== v7 ==
// riscv_forwarding_pipeline
module riscv_forwarding_pipeline #(parameter INITIAL_PC = 32'h00400000)
(clk, rst, instruction, dReadData, PC, iMemRead, dAddress, dWriteData, MemRead, MemWrite);
Size: roughly 5,300 cells after synthesis, roughly 1,400 flip-flops, roughly 67,000 µm² of cells after synthesis.
clock: 4.04 ns
lec_check: 0
cap_margin: 20
core_margin: 2
core_utilization: 72
cts_cluster_size: 36
hold_slack_margin: -0.09
place_density: 0.64
setup_slack_margin: -0.3
slew_margin: 20
run.sh (not shown) runs the stock make flow with config.mk's settings and CLKGATE_MAP_FILE=.
Completing all stages was not enough for v7: its layout failed the final checks because of setup timing.
The inputs of v14 differ from those of v7 as listed below.
- clearing SETUP_SLACK_MARGIN, which used to be -0.3
- clearing PLACE_DENSITY, which used to be 0.64
- putting CTS_CLUSTER_DIAMETER at 203 where nothing was set
- swapping 20 for 15 in CAP_MARGIN
- putting TNS_END_PERCENT at 60 where nothing was set
- swapping -0.09 for 0.3 in HOLD_SLACK_MARGIN
- putting MAX_ROUTING_LAYER at met4 where nothing was set
- putting PLACE_DENSITY_LB_ADDON at 0.06 where nothing was set
- putting ABC_AREA at 1 where nothing was set
- clearing CTS_CLUSTER_SIZE, which used to be 36
- swapping 72 for 66 in CORE_UTILIZATION
- swapping 4.04 for 3.59 in the clock period (ns, I/O delays scaled along)
### Flow results
Ran to the end and failed final checks on setup timing: v14. Cell area for v14: about 5% up relative to v7. v14: number of logic inverters in the finished layout is 500% higher than what v7 reported. Between v14 and v7, it is v14 whose required time reported for the critical path endpoint is lower, by 0.27 ns. The xor and xnor fraction of the mapped netlist area of v14 falls short of that of v7 by 0.82 points. In v14, fraction of power consumed by combinational cells is higher than in v7. Cmp v14 vs v7: global-route wire length before repair higher in v14.
[inputs] v41 vs v14
- PLACE_DENSITY_LB_ADDON removed (was 0.06)
- HOLD_SLACK_MARGIN removed (was 0.3)
- TNS_END_PERCENT removed (was 60)
- CORE_UTILIZATION changed from 66 to 72
- ABC_AREA removed (was 1)
- CTS_CLUSTER_DIAMETER removed (was 203)
- CAP_MARGIN changed from 15 to 20
- MAX_ROUTING_LAYER removed (was met4)
- the clock period (ns, I/O delays scaled along) changed from 3.59 to 6.2
Results
Every stage of the flow completed for v41, and the final layout passed the timing, design-rule and antenna checks. v41 vs v14, worst setup slack went up by 0.77 ns. When v41 is measured against v14, its tightest slew margin relative to the limit turns out 4.9 points lower. Comparing the two runs side by side, v41 comes out ahead of v14 on first-iteration DRC count. v41 ended up with a lower routing usage on met3 than v14 did. Combinational share of power (v41 over v14): decrease, 5.1 points. | combinational power | lower: v41 |. Part of the Yosys area used for sequential elements in v41 vs v14: up 3.2 points. v41 reports a higher final hold slack than v14 does. Final instance area went down by more than 10% going from v14 to v41. NOTE critical path depth v14->v41 decreased by more than a quarter.
The inputs of v12 differ from those of v41 as listed below.
- putting HOLD_SLACK_MARGIN at -0.1 where nothing was set
- putting CTS_CLUSTER_SIZE at 35 where nothing was set
- putting PLACE_DENSITY at 0.7 where nothing was set
- putting MAX_ROUTING_LAYER at met4 where nothing was set
- putting SETUP_SLACK_MARGIN at 1.19 where nothing was set
- swapping 6.2 for 4.54 in the clock period (ns, I/O delays scaled along)
==> results <==
met1 routing resource usage after global routing sits higher in v12 than in v41.
Compared to v41, v12 has transition time at the pin with the least slew margin 0.063 ns lower.
v12 gives less final critical-path required period than v41 did.
Taking v41 as the reference, in v12 post-place instance area increased 4.9%, setup-violating endpoint count in the final report increased 17, sequential share of layout area decreased 3.3 points.
Final checks on v12, whose flow otherwise completed, came back failing, citing setup timing.
v41 completed end to end with timing, DRC and antenna clean.
In the reports for v12 and v41, the larger global-route wire length before repair belongs to v12.
Input changes introduced in v46 (baseline for comparison: v12):
- SETUP_SLACK_MARGIN now 0.97, was 1.19
- HOLD_SLACK_MARGIN now 0.3, was -0.1
- CTS_CLUSTER_SIZE now 39, was 35
- CAP_MARGIN now 15, was 20
- PLACE_DENSITY now 0.65, was 0.7
- TNS_END_PERCENT now 20, previously not set
- CORE_UTILIZATION now 70, was 72
- CTS_CLUSTER_DIAMETER now 57, previously not set
- the clock period (ns, I/O delays scaled along) now 3.44, was 4.54
--- outcome ---
- On routability congestion estimate: v46 sits below v12.
- HPWL reported at the end of detailed placement delta for v46 relative to v12: 4.7% higher
- v46 failed in global routing (5_1_grt) with GRT-0228.
- From v12 to v46 the numbers moved as follows: yosys synthesis chip area essentially unchanged, maximum number of buffers from clock root to sink essentially unchanged, area of the chip increased about 2.8%.
- Comparing v46 against v12, there is no change at all in sequential fraction of the synthesis area.
Here is what was changed in the inputs of v34 compared with v46.
- MAX_ROUTING_LAYER: met4 -> unset
- CAP_MARGIN: 15 -> 20
- TNS_END_PERCENT: 20 -> unset
- PLACE_DENSITY: 0.65 -> unset
- HOLD_SLACK_MARGIN: 0.3 -> unset
- SETUP_SLACK_MARGIN: 0.97 -> unset
- CTS_CLUSTER_SIZE: 39 -> unset
- CTS_CLUSTER_DIAMETER: 57 -> unset
- CORE_UTILIZATION: 70 -> 58
- the clock period (ns, I/O delays scaled along): 3.44 -> 3.8
Notes after the runs:
Between v34 and v46, the instance area after placement figures differ only marginally.
Taking v46 as the reference, in v34 number of cells upsized or downsized after cts shrank by 43%; placeable core region picked up an extra about 21%; area of the chip went up.
v34 had finished all stages when the layout checks came back failing, citing setup timing.

## job 6180
riscv_forwarding_pipeline again, from the RTL that the note above started with.
clock: 3.85 ns
lec_check: 0
cap_margin: 20
core_aspect_ratio: 0.97
core_margin: 2
core_utilization: 44
cts_cluster_diameter: 270
max_routing_layer: met4
min_routing_layer: met1
slew_margin: 0
Layout checks on job 6180: not met. Flow itself completed; violations: setup timing.
Changes in job 9651 relative to job 6180:
- HOLD_SLACK_MARGIN: unset -> -0.08
- CTS_CLUSTER_SIZE: unset -> 36
- SLEW_MARGIN: 0 -> 20
- SETUP_SLACK_MARGIN: unset -> 1.07
- CORE_ASPECT_RATIO: 0.97 -> unset
- CTS_CLUSTER_DIAMETER: 270 -> unset
- MIN_ROUTING_LAYER: met1 -> unset
- MAX_ROUTING_LAYER: met4 -> unset
- CORE_UTILIZATION: 44 -> 72
- PLACE_DENSITY: unset -> 0.64
- the clock period (ns, I/O delays scaled along): 3.85 -> 4.62
### Flow results
Completing all stages was not enough for job 9651: its layout failed the final checks because of setup timing.
For job 9651, the critical-path cell with the highest stage delay was dfxtp_2, unlike job 6180, where it was o31ai_4.
Summary of job 9651 over job 6180: final standard cell utilization of the core climbed 33 points; total global-route track usage climbed 20 points; clock power dropped about 22%; total length of routed met2 wires dropped 3700 µm; wire length after detailed routing climbed about 3.7%.
Job 6180 has higher floorplan row count than job 9651.
Side by side, number of global-route vias before repair turned out higher in job 9651 than in job 6180.
The final reports for job 9651 and job 6180 show final critical path time including I/O delays and setup lower in the former.
On total power, job 6180 loses to job 9651.
#### Input delta (job 8420 over job 9651)
- CELL_PAD_IN_SITES_GLOBAL_PLACEMENT newly set to 1
- SETUP_SLACK_MARGIN removed (was 1.07)
- CORE_UTILIZATION changed from 72 to 40
- PLACE_DENSITY changed from 0.64 to 0.88
- CTS_CLUSTER_SIZE removed (was 36)
- HOLD_SLACK_MARGIN removed (was -0.08)
- CORE_MARGIN changed from 2 to 3
- CAP_MARGIN changed from 20 to 25
- the clock period (ns, I/O delays scaled along) changed from 4.62 to 6.84
## What came out
- Worst path arrival time: job 8420 vs job 9651 up 1.08 ns
- Re distinct cell type count after synthesis: no difference whatsoever between job 8420 and job 9651.
- Job 8420 completed; timing, DRC and antenna clean
- Pre-CTS worst setup slack sits higher in job 8420 than in job 9651.
- Per the comparison of job 8420 with job 9651, placer congestion estimate down 6.1%; wire length after detailed routing shrank by about 10%; number of rows in the core area +38; count of sequential standard cells flat.
- Via count for job 8420: 6541 down relative to job 9651
Setup changes, job 8420 to job 6537
- changing CORE_UTILIZATION from 40 to 57
- changing CORE_MARGIN from 3 to 2
- changing CAP_MARGIN from 25 to 20
- removing CELL_PAD_IN_SITES_GLOBAL_PLACEMENT (formerly 1)
- removing PLACE_DENSITY (formerly 0.88)
- changing the clock period (ns, I/O delays scaled along) from 6.84 to 3.45
--- outcome ---
Compare job 8420 and job 6537 | total negative slack lower: job 6537
Job 8420 → job 6537: sequential power moved up; total power moved up.
Nothing crashed in job 6537 and all stages finished; the problem is that the final layout failed, the offending checks being setup timing.

Starting RTL as in the previous note.
export LEC_CHECK = 0
export ABC_AREA = 1
export CAP_MARGIN = 15
export CORE_MARGIN = 2
export CORE_UTILIZATION = 72
export CTS_CLUSTER_DIAMETER = 203
export HOLD_SLACK_MARGIN = 0.3
export MAX_ROUTING_LAYER = met4
export PLACE_DENSITY_LB_ADDON = 0.06
export SETUP_SLACK_MARGIN = 1.01
export SLEW_MARGIN = 20
export TNS_END_PERCENT = 60
create_clock -name core_clock -period 3.59 [get_ports {clk}]
The first run failed in global routing, error ODB-0269.
Edit:
==> flow/config.mk (replaced) <==
export PLATFORM = sky130hd
export DESIGN_NAME = riscv_forwarding_pipeline
export DESIGN_NICKNAME = riscv_forwarding_pipeline
export VERILOG_FILES = /design/flow/design.v
export SDC_FILE = /design/flow/constraint.sdc
export NUM_CORES = 4
export LEC_CHECK = 0
export CAP_MARGIN = 20
export CORE_MARGIN = 2
export CORE_UTILIZATION = 72
export CTS_CLUSTER_SIZE = 25
export PLACE_DENSITY = 0.7
export SETUP_SLACK_MARGIN = 1.16
export SLEW_MARGIN = 20
==> flow/constraint.sdc (replaced) <==
create_clock -name core_clock -period 4.47 [get_ports {clk}]
set_input_delay 0.8940 -clock core_clock [delete_from_list [all_inputs] [get_ports {clk}]]
set_output_delay 0.8940 -clock core_clock [all_outputs]
set_load 0.01 [all_outputs]
What happened: The new run finished but failed the layout checks on negative setup slack; die size fell by 5.7%; area after synthesis fell by 5.7%; synthesized cell count fell by 36%.
Power figures rest on the tool's default switching activity, not on a simulated workload.
